Setup of run 1:
// Datapath
module Datapath(
    input clk,
    input rst,
    input [15:0] gpio_in,
    output [15:0] gpio_out,
    output [15:0] imem_addr,
    input  [15:0] imem_rdata,
    output        dmem_en,
    output        dmem_we,
    output [15:0] dmem_addr,
    output [15:0] dmem_wdata,
    input  [15:0] dmem_rdata
);
export LEC_CHECK = 0
export CAP_MARGIN = 20
export CORE_MARGIN = 2
export CORE_UTILIZATION = 63
export MAX_ROUTING_LAYER = met4
export SLEW_MARGIN = 20
create_clock -name core_clock -period 35.9 [get_ports {clk}]
run.sh (not shown) runs the stock make flow with config.mk's settings and CLKGATE_MAP_FILE=.
The layout from run 1, despite a flow that completed every stage, fails the layout checks, with the failing checks listed as negative setup slack.
Modified inputs, run 2 compared to run 1
- an added PLACE_DENSITY_LB_ADDON of 0.24
- a change of CORE_UTILIZATION from 63 to 40
- an added GPL_TIMING_DRIVEN of 0
- an added CTS_CLUSTER_SIZE of 74
- a deleted MAX_ROUTING_LAYER that had been met4
- a change of the clock period (ns, I/O delays scaled along) from 35.9 to 45.0
Results
Run 2 ran to completion and came out clean on the timing, design-rule and antenna checks. Run 2 ends up with a wire length of the first global-routing pass that is 8.6% higher than in run 1. Register-to-register slack: run 2 vs run 1 up 4950 ps. Vertical extent of the die of run 2 exceeds that of run 1 by more than a quarter. Die size: run 2 vs run 1 up about 56%.
--- input diff run 2..run 3 ---
- PLACE_DENSITY_LB_ADDON no longer set, was 0.24
- CTS_CLUSTER_DIAMETER now 224, previously not set
- CORE_UTILIZATION now 71, was 40
- MAX_ROUTING_LAYER now met4, previously not set
- ABC_AREA now 1, previously not set
- GPL_TIMING_DRIVEN no longer set, was 0
- the clock period (ns, I/O delays scaled along) now 32.0, was 45.0
[summary]
In the summary table, run 3 is marked failed, with error GRT-0116 raised in global routing.
Both conditions hold for run 2: the flow ran to the end and the final layout passed the timing, design-rule and antenna checks.
Going from run 2 to run 3, vertical die dimension now smaller; cell area reported after detailed placement increased about 10%.
Run 3 vs run 2, post-synthesis chip area from yosys went down by about 3%.
Run 3 against run 2: count of cells resized by post-cts repair increased about 340%; number of I/O port buffers saw an increase; x dimension of the die decreased by 69 um relative to the old numbers.
The inputs of run 4 differ from those of run 3 as listed below.
- removing CTS_CLUSTER_DIAMETER (formerly 224)
- setting TNS_END_PERCENT to 5 for the first time
- removing CTS_CLUSTER_SIZE (formerly 74)
- changing CORE_UTILIZATION from 71 to 67
- changing the clock period (ns, I/O delays scaled along) from 32.0 to 35.9
## What came out
Compared with run 3, run 4 shows die outline height that has gone up by a few percent.
Site row count, run 4 vs run 3: up by a few percent
Post-synthesis cell area came out exactly the same in run 3 and run 4.
Comparing run 3 and run 4, the lower worst slack at placement is on run 3.
Run 4 terminated abnormally: global routing reported GRT-0232.
[run 4] die area rose 2400 um^2 relative to run 3


The RTL this note starts from:
==> flow/design.v <==
`timescale 1ns / 1ps
module PC(
    input clk,                  
    input rst,                  
    input load,                 
    input [15:0] data,          
    output reg [15:0] count     
);
    always @(posedge clk or posedge rst) begin
        if (rst) begin
            count <= 16'b0;     
        end else if (load) begin
            count <= data;      
        end else begin
            count <= count + 1;  
        end
    end
endmodule
module ControlUnit (
    input [3:0] opcode,       
    output reg mem_read,      
    output reg mem_write,     
    output reg reg_write,     
    output reg [3:0] alu_op,  
    output reg pc_write,      
    output reg branch_eq,     
    output reg branch_ne,     
    output reg imm_load       
);
    always @(*) begin
        mem_read = 0;
        mem_write = 0;
        reg_write = 0;
        alu_op = 4'b0000;
        pc_write = 0;
        branch_eq = 0;
        branch_ne = 0;
        imm_load = 0;
        case (opcode)
            4'b0000: begin  
                alu_op = 4'b0000;  
                reg_write = 1;
            end
            4'b0001: begin  
                alu_op = 4'b0001;  
                reg_write = 1;
            end
            4'b0010: begin  
                alu_op = 4'b0010;  
                reg_write = 1;
            end
            4'b0011: begin  
                alu_op = 4'b0011;  
                reg_write = 1;
            end
            4'b0100: begin  
                alu_op = 4'b0100;  
                reg_write = 1;
            end
            4'b0101: begin  
                alu_op = 4'b0101;  
                reg_write = 1;
            end
            4'b0110: begin  
                alu_op = 4'b0110;  
                reg_write = 1;
            end
            4'b0111: begin  
                alu_op = 4'b0111;  
                reg_write = 1;
            end
            4'b1000: begin  
                alu_op = 4'b1000;  
                mem_read = 1;
                reg_write = 1;
            end
            4'b1001: begin  
                alu_op = 4'b1001;  
                mem_write = 1;
            end
            4'b1010: begin  
                alu_op = 4'b1010;  
                reg_write = 1;
            end
            4'b1011: begin  
                imm_load = 1;
                reg_write = 1;
            end
            4'b1100: begin  
                alu_op = 4'b1100;  
                pc_write = 1;
            end
            4'b1101: begin  
                alu_op = 4'b1101;  
                branch_eq = 1;
            end
            4'b1110: begin  
                alu_op = 4'b1110;  
                branch_ne = 1;
            end
            4'b1111: begin  
            end
            default: begin
                alu_op = 4'b0000;
            end
        endcase
        if (mem_write) begin
            pc_write = 0;  
        end
        if (mem_read) begin
            pc_write = 0;  
        end
    end
endmodule
`timescale 1ns / 1ps
module RegisterFile(
    input clk,                      
    input rst,                      
    input [3:0] read_addr1,         
    input [3:0] read_addr2,         
    input [3:0] write_addr,         
    input [15:0] write_data,        
    input write_enable,             
    output reg [15:0] read_data1,   
    output reg [15:0] read_data2    
);
    reg [15:0] registers [0:15];
    always @(*) begin
        read_data1 = registers[read_addr1];
        read_data2 = registers[read_addr2];
    end
    always @(posedge clk or posedge rst) begin
        if (rst) begin
         integer i;
            for (i = 0; i < 16; i = i + 1) begin
                registers[i] <= 16'b0;
            end
        end else if (write_enable) begin
            registers[write_addr] <= write_data;
        end
    end
endmodule
`timescale 1ns / 1ps
module alu(
    input clk,                
    input rst,                
    input load,               
    input en,                 
    input wr_en,              
    input [3:0] OPsel,        
    input [15:0] A,           
    input [15:0] B,           
    output reg [15:0] result,  
    output reg Z,             
    output reg N,             
    output reg C,             
    output reg V,             
    output [15:0] pc_out,     
    output [15:0] mem_data,   
    output        mem_en,      
    output        mem_wr_en,   
    output [15:0] mem_addr,    
    output [15:0] mem_wr_data, 
    input  [15:0] mem_rd_data  
);
    reg pc_load;  
    PC pc_inst(
        .clk(clk),
        .rst(rst),
        .load(pc_load),
        .data(B),        
        .count(pc_out)   
    );
    reg [15:0] wr_data;  
    assign mem_en      = en;
    assign mem_wr_en   = wr_en;
    assign mem_addr    = B;        
    assign mem_wr_data = wr_data;
    assign mem_data    = mem_rd_data;  
    always @(*) begin
        result = 16'b0;
        wr_data = A;
        pc_load = 0;
        Z = 0;
        N = 0;
        C = 0;
        V = 0;
        case (OPsel)
            4'b0000: begin  
                {C, result} = A + B;                 
                V = (~A[15] & ~B[15] & result[15]) | (A[15] & B[15] & ~result[15]);  
            end
            4'b0001: begin  
                {C, result} = A - B;                 
                V = (A[15] & ~B[15] & ~result[15]) | (~A[15] & B[15] & result[15]);  
            end
            4'b0010: result = A * B;                 
            4'b0011: result = (B != 0) ? A / B : 16'b0;  
            4'b0100: result = A & B;                 
            4'b0101: result = A | B;                 
            4'b0110: result = A ^ B;                 
            4'b0111: result = ~A;                    
            4'b1000: result = mem_data;              
            4'b1001: wr_data = A;                    
            4'b1100: begin                           
                pc_load = 1;                         
            end
            4'b1101: begin                           
                if (!Z)
                    pc_load = 1;                     
            end
            4'b1110: begin                           
                if (Z)
                    pc_load = 1;                     
            end
            4'b1111: ;                               
            default: result = 16'b0;                 
        endcase
        Z = (result == 16'b0) ? 1'b1 : 1'b0;   
        N = result[15];                        
    end
endmodule
`timescale 1ns / 1ps
module Datapath(
    input clk,
    input rst,
    input [15:0] gpio_in,
    output [15:0] gpio_out,
    output [15:0] imem_addr,
    input  [15:0] imem_rdata,
    output        dmem_en,
    output        dmem_we,
    output [15:0] dmem_addr,
    output [15:0] dmem_wdata,
    input  [15:0] dmem_rdata
);
    wire [15:0] instruction;
    wire [3:0] opcode;
    wire [3:0] rs1, rs2, rd;
    wire [15:0] imm;
    wire [15:0] A, B;
    wire [15:0] alu_result;
    wire [15:0] mem_data;
    wire [15:0] pc_out;
    wire mem_read, mem_write, reg_write, pc_write, branch_eq, branch_ne, imm_load;
    wire [3:0] alu_op;
    PC pc_inst (
        .clk(clk),
        .rst(rst),
        .load(pc_write),
        .data(alu_result),    
        .count(pc_out)
    );
    assign imem_addr = pc_out;
    assign instruction = imem_rdata;
    assign opcode = instruction[15:12];
    assign rs1 = instruction[11:8];
    assign rs2 = instruction[7:4];
    assign rd = instruction[3:0];
    assign imm = instruction[7:0];  
    ControlUnit cu (
        .opcode(opcode),
        .mem_read(mem_read),
        .mem_write(mem_write),
        .reg_write(reg_write),
        .alu_op(alu_op),
        .pc_write(pc_write),
        .branch_eq(branch_eq),
        .branch_ne(branch_ne),
        .imm_load(imm_load)
    );
    RegisterFile rf (
        .clk(clk),
        .rst(rst),
        .read_addr1(rs1),
        .read_addr2(rs2),
        .write_addr(rd),
        .write_data(alu_result),    
        .write_enable(reg_write),
        .read_data1(A),
        .read_data2(B)
    );
    alu alu_inst (
        .clk(clk),
        .rst(rst),
        .load(pc_write),
        .en(mem_read | mem_write),
        .wr_en(mem_write),
        .OPsel(alu_op),
        .A(A),
        .B(B),
        .result(alu_result),
        .Z(),
        .N(),
        .C(),
        .V(),
        .pc_out(),      
        .mem_data(mem_data),
        .mem_en(dmem_en),
        .mem_wr_en(dmem_we),
        .mem_addr(dmem_addr),
        .mem_wr_data(dmem_wdata),
        .mem_rd_data(dmem_rdata)
    );
    assign gpio_out = A;   
endmodule
clock: 15.8 ns
lec_check: 0
abc_area: 1
cap_margin: 10
cell_pad_in_sites_global_placement: 0
core_margin: 2
core_utilization: 72
cts_cluster_diameter: 367
cts_cluster_size: 33
gpl_routability_driven: 1
hold_slack_margin: 0.29
min_routing_layer: met1
setup_slack_margin: -0.9
slew_margin: 30
The starting point ended with an error in 4_1_cts.
Edit:
Settings changed: ABC_AREA 1 to not set, CAP_MARGIN 10 to 20, CELL_PAD_IN_SITES_GLOBAL_PLACEMENT 0 to not set, CORE_UTILIZATION 72 to 65, CTS_CLUSTER_DIAMETER 367 to not set, CTS_CLUSTER_SIZE 33 to not set, GPL_ROUTABILITY_DRIVEN 1 to not set, HOLD_SLACK_MARGIN 0.29 to not set, MAX_ROUTING_LAYER set to met4, MIN_ROUTING_LAYER met1 to not set, SETUP_SLACK_MARGIN -0.9 to not set, SLEW_MARGIN 30 to 20.
Clock period 15.8 ns to 32.5 ns, I/O delays scaled along.
Now the flow never finished: it broke off in 5_1_grt.
Die area rose by roughly a tenth.
Synthesized area rose by a few percent.
Synthesized cell count fell by roughly a tenth.
Edit:
Settings changed: ABC_AREA set to 1, CORE_UTILIZATION 65 to 72, MAX_ROUTING_LAYER met4 to not set, PLACE_DENSITY set to 0.41.
Clock period 32.5 ns to 71.6 ns, I/O delays scaled along.
After rerunning: With this change the flow ran to the end with no violations; synthesized cell count grows by 12%; area after synthesis shrinks by 2.9%; die size shrinks by 12%.
Edit:
Settings changed: CORE_ASPECT_RATIO set to 0.5, CTS_CLUSTER_DIAMETER set to 362, CTS_CLUSTER_SIZE set to 100, PLACE_DENSITY 0.41 to 0.35, SETUP_SLACK_MARGIN set to 2.47, TNS_END_PERCENT set to 5.
Clock period 71.6 ns to 24.0 ns, I/O delays scaled along.
The new run stopped in 4_1_cts with DPL-0033.
Die area is about the same.
Synthesized cell count is unchanged.
Synthesized area does not change.
